// armreduced
module armreduced(
	input clk,
	input reset,
	output[31:0] pc,
	input[31:0] inst,
	input nIRQ,
	output[3:0] be,
	output[31:0] memaddr,
	output memwrite,
	output memread,
	output[31:0] writedata,
	input[31:0] readdata
	);
	wire PCSrcD, PCSrcE, PCSrcM, PCSrcW;
	wire RegWriteD, RegWriteE, RegWriteM, RegWriteW;
	wire MemtoRegD, MemtoRegE, MemtoRegM, MemtoRegW;
	wire MemWriteD, MemWriteE, MemWriteM;
	wire [3:0] ALUControlD, ALUControlE;
	wire BranchD, BranchE, BranchTakenE;
	wire ALUSrcD, ALUSrcE;
	wire FlagWriteD, FlagWriteE;
	wire [1:0] ImmSrcD;
	wire [1:0] RegSrcD;
	wire [3:0] condE;
	wire condEx;
	wire [3:0] NZCV, FlagsE;
	wire newPCSrcE, newRegWriteE, newMemWriteE;
	wire [3:0] ALUFlags;
	wire InvalidRegD, InvalidRegE;
	wire StallF, StallD;
	wire FlushD, FlushE;
	wire FlushCtrlD;
	wire [1:0] ForwardAE, ForwardBE;
	wire[31:0] PCPlus4F, PCBranch;
	wire[31:0] NextPC;
	wire [31:0] PCF;
	wire [31:0] ResultW;
	assign be = 4'b1111;
	assign PCBranch = ALUResultE;
	assign NextPC = (BranchTakenE == 1'b1) ? PCBranch : (PCSrcW == 1'b1) ? ResultW : PCPlus4F;
	RegisterWBIF _RegisterWBIF(.clk(clk), .en(~StallF), .PC(NextPC), .PCF(PCF), .reset(reset));
	wire [31:0] instF;
	wire [31:0] instD;
	assign pc = PCF;
	assign PCPlus4F = PCF + 32'd4;
	RegisterIFID _RegisterIFID(.instF(inst), .clk(clk), .clr(FlushD), .en(~StallD), .instD(instD), .reset(reset));
	wire [1:0] OpcodeD;
	wire [3:0] ReadAddr1, ReadAddr2, WriteAddr, WA3D;
	wire [31:0] ReadData1, ReadData2, ReadData3;
	assign OpcodeD = instD[27:26];
	assign ReadAddr1 = instD[19:16];
	assign ReadAddr2 = (RegSrcD[1] == 1'b0) ? instD[3:0] : instD[15:12];
	assign WA3D = instD[15:12];
	ctrlSig _ctrlSig(.op(OpcodeD), .funct(instD[25:20]), .ALUOp(ALUControlD), .ImmSrc(ImmSrcD), .RegSrc(RegSrcD),  
		.PCSrc(PCSrcD), .RegWrite(RegWriteD), .MemWrite(MemWriteD), .MemtoReg(MemtoRegD), 
		.ALUSrc(ALUSrcD), .Svalue(FlagWriteD), .Branch(BranchD), .InvalidReg(InvalidRegD));
	wire newPCSrcD;
	assign newPCSrcD = (instD[15:12] == 4'b1111 && instD[24:21] == 4'b1101) ? 1'b1 : 1'b0;
  ...
For scale: ~5500 cells after synthesis, about 1000 flip-flops, about 53000 um^2 of cells after synthesis.
export LEC_CHECK = 0
export CAP_MARGIN = 20
export CELL_PAD_IN_SITES_DETAIL_PLACEMENT = 0
export CELL_PAD_IN_SITES_GLOBAL_PLACEMENT = 0
export CORE_ASPECT_RATIO = 0.5
export CORE_MARGIN = 2
export CORE_UTILIZATION = 70
export CTS_CLUSTER_DIAMETER = 291
export CTS_CLUSTER_SIZE = 28
export PLACE_DENSITY = 0.65
export SETUP_SLACK_MARGIN = 1.71
export SLEW_MARGIN = 30
create_clock -name core_clock -period 9.63 [get_ports {clk}]
run.sh (not shown) runs the stock make flow with config.mk's settings and CLKGATE_MAP_FILE=.
The first run stopped in 5_1_grt.
Then changed:
CORE_ASPECT_RATIO = 1.62   (was 0.5)
CORE_UTILIZATION = 56   (was 70)
CTS_CLUSTER_SIZE = unset   (was 28)
PLACE_DENSITY = unset   (was 0.65)
PLACE_DENSITY_LB_ADDON = 0.04   (was unset)
clock period = 13.1 ns   (was 9.63 ns; I/O delays follow)
With this change the flow completed without violations.
Die area increases by 25%.
Area after synthesis stays the same.
Synthesized cell count stays the same.

========
armreduced again, from the RTL that the note above started with.
export LEC_CHECK = 0
export CAP_MARGIN = 20
export CORE_MARGIN = 2
export CORE_UTILIZATION = 45
export SLEW_MARGIN = 20
create_clock -name core_clock -period 9.56 [get_ports {clk}]
The first run completed with no timing, DRC or antenna violations.
Next try:
- CORE_UTILIZATION: 45 -> 50
- clock period: 9.56 -> 9.4 ns (I/O delays scaled with it)
Outcome:
- global-route usage went up by 5.3 points
- final area barely changes
- utilization went up by 5.8 points
- setup slack improved by 0.0058 ns
- register-to-register slack got worse by 0.23 ns
- power went up by about 1.6%
- via count went up by about 0.7%
- synthesized cell count stays the same
Next try:
- CORE_UTILIZATION: 50 -> 59
- SETUP_SLACK_MARGIN: unset -> 2.34
- clock period: 9.4 -> 9.41 ns (I/O delays scaled with it)
Outcome: This time the run did not get past global routing on GRT-0116; die size drops by 15%; area after synthesis stays the same; synthesized cell count does not change.

========
armreduced again, from the RTL that the note above started with.
Settings: LEC_CHECK=0, CAP_MARGIN=20, CELL_PAD_IN_SITES_DETAIL_PLACEMENT=0, CELL_PAD_IN_SITES_GLOBAL_PLACEMENT=0, CORE_ASPECT_RATIO=0.5, CORE_MARGIN=2, CORE_UTILIZATION=70, CTS_CLUSTER_DIAMETER=291, CTS_CLUSTER_SIZE=26, PLACE_DENSITY=0.65, SETUP_SLACK_MARGIN=1.71, SLEW_MARGIN=30; clock period 9.63 ns.
The starting point stopped in 5_1_grt on GRT-0232.
Then changed:
CELL_PAD_IN_SITES_DETAIL_PLACEMENT = not set   (was 0)
CELL_PAD_IN_SITES_GLOBAL_PLACEMENT = not set   (was 0)
CORE_ASPECT_RATIO = not set   (was 0.5)
CORE_UTILIZATION = 40   (was 70)
CTS_CLUSTER_DIAMETER = not set   (was 291)
CTS_CLUSTER_SIZE = not set   (was 26)
PLACE_DENSITY = not set   (was 0.65)
SETUP_SLACK_MARGIN = not set   (was 1.71)
SLEW_MARGIN = 20   (was 30)
clock period = 16.9 ns   (was 9.63 ns; I/O delays follow)
The changed run completed with no timing, DRC or antenna violations.
Die area rose by 73%.
Synthesized area stays the same.
Synthesized cell count does not change.
Then changed:
CORE_UTILIZATION = 57   (was 40)
clock period = 9.41 ns   (was 16.9 ns; I/O delays follow)
The changed run finished with timing, DRC and antenna clean.
Total power came out higher by well over a third.
First-iteration DRC count came out higher by about a fifth.
Routed wire length came out lower slightly.
Sequential share of layout area came out lower by 0.18 points.
Setup slack loses 2.2 ns.
Die size came out lower by a quarter to a third.
Area after synthesis is unchanged.
Final cell count came out lower by a few percent.
Synthesized cell count is unchanged.
Clock power came out higher by well over a third.
Global-route usage came out higher by 12 points.
Then changed:
CORE_UTILIZATION = 66   (was 57)
HOLD_SLACK_MARGIN = 0.29   (was not set)
SETUP_SLACK_MARGIN = 2.33   (was not set)
TNS_END_PERCENT = 5   (was not set)
Result: The changed run ended with an error in 5_1_grt (GRT-0232); die area went down by 13%; synthesized area is unchanged; synthesized cell count is unchanged.
Then changed:
CORE_UTILIZATION = 40   (was 66)
HOLD_SLACK_MARGIN = not set   (was 0.29)
SETUP_SLACK_MARGIN = not set   (was 2.33)
TNS_END_PERCENT = not set   (was 5)
clock period = 20.0 ns   (was 9.41 ns; I/O delays follow)
Effect: Now the flow completed with no timing, DRC or antenna violations. Synthesized area does not change. Die size goes up by 64%. Synthesized cell count does not change.

========
armreduced again, from the RTL that the note above started with.
clock: 16.8 ns
lec_check: 0
cap_margin: 20
core_margin: 2
core_utilization: 72
place_density_lb_addon: 0.0
setup_slack_margin: 0.22
slew_margin: 20
The baseline died in global routing (5_1_grt).
Then changed:
- CORE_UTILIZATION: 72 -> 58
- PLACE_DENSITY_LB_ADDON: 0.0 -> unset
- SETUP_SLACK_MARGIN: 0.22 -> 1.07
- clock period: 16.8 -> 9.4 ns (I/O delays scaled with it)
=>
- With this change the flow finished clean
- synthesized area stays the same
- die area rises by 24%
- synthesized cell count stays the same

========
## willow
armreduced again, from the RTL that the note above started with.
clock: 9.63 ns
lec_check: 0
cap_margin: 20
cell_pad_in_sites_detail_placement: 0
cell_pad_in_sites_global_placement: 0
core_aspect_ratio: 0.5
core_margin: 2
core_utilization: 70
cts_cluster_diameter: 291
cts_cluster_size: 34
place_density: 0.64
setup_slack_margin: 1.71
slew_margin: 30
willow: it failed during global routing, and the tool reported GRT-0116.
diff inputs: willow => xenon
==> flow/config.mk <==
export PLATFORM = sky130hd
export DESIGN_NAME = armreduced
export DESIGN_NICKNAME = armreduced
export VERILOG_FILES = /design/flow/design.v
export SDC_FILE = /design/flow/constraint.sdc
export NUM_CORES = 4
export LEC_CHECK = 0
export CAP_MARGIN = 20
export CORE_MARGIN = 2
export CORE_UTILIZATION = 57
export SLEW_MARGIN = 20
==> flow/constraint.sdc <==
create_clock -name core_clock -period 9.4 [get_ports {clk}]
set_input_delay 1.8800 -clock core_clock [delete_from_list [all_inputs] [get_ports {clk}]]
set_output_delay 1.8800 -clock core_clock [all_outputs]
set_load 0.01 [all_outputs]
==> comparison <==
xenon finished every step from synthesis to the final layout, and the layout passed the timing, design-rule and antenna checks. Post-CTS setup-driven buffer insertion count delta for xenon relative to willow: 81 lower. xenon: placed instance area is 430 um2 higher than what willow reported. xenon: number of gates given a new drive strength after cts lower than willow.
> inputs changed (xenon -> harbor)
--- a/flow/config.mk
+++ b/flow/config.mk
@@ -10 +10,4 @@
-export CORE_UTILIZATION = 57
+export CORE_UTILIZATION = 65
+export CTS_CLUSTER_DIAMETER = 384
+export HOLD_SLACK_MARGIN = 0.29
+export SETUP_SLACK_MARGIN = 2.33
@@ -11,0 +15 @@
+export TNS_END_PERCENT = 5
Results
- In the summary table, harbor is marked failed, with error GRT-0232 raised in global routing.
- xenon: PASS, flow complete, no timing, DRC or antenna violations
- As far as deepest level of the CTS H-tree goes, harbor and xenon are indistinguishable; the numbers are identical.
- In the metrics for harbor and xenon, the one carrying the lower area of the die is harbor.
- In harbor the post-placement cell count turned out 224 lower than in xenon.
- Looking at final weighted congestion of routability-driven global placement, harbor sits about 7% higher than xenon does.
- When the final numbers for harbor and xenon were put side by side, the initial core utilization turned out to be greater in harbor.
- harbor ended with more cell resize tally after clock tree synthesis than xenon.
## Diff of input files: tundra against harbor
--- a/flow/config.mk
+++ b/flow/config.mk
@@ -10,3 +10 @@
-export CORE_UTILIZATION = 65
-export CTS_CLUSTER_DIAMETER = 384
-export HOLD_SLACK_MARGIN = 0.29
+export CORE_UTILIZATION = 58
==> flow/constraint.sdc <==
create_clock -name core_clock -period 9.41 [get_ports {clk}]
set_input_delay 1.8820 -clock core_clock [delete_from_list [all_inputs] [get_ports {clk}]]
set_output_delay 1.8820 -clock core_clock [all_outputs]
set_load 0.01 [all_outputs]
### Flow results
tundra: no failed stages, no open violations at the end
On maximum level of the CTS H-tree, tundra and harbor are basically level.
Delta (tundra minus harbor): routability congestion estimate from global placement lower, CTS buffer count higher, width of the die higher.
Die area | tundra > harbor
tundra vs harbor: buffer count from post-CTS setup fixing up by more than 10%
Power is estimated from default activity; no workload was simulated.
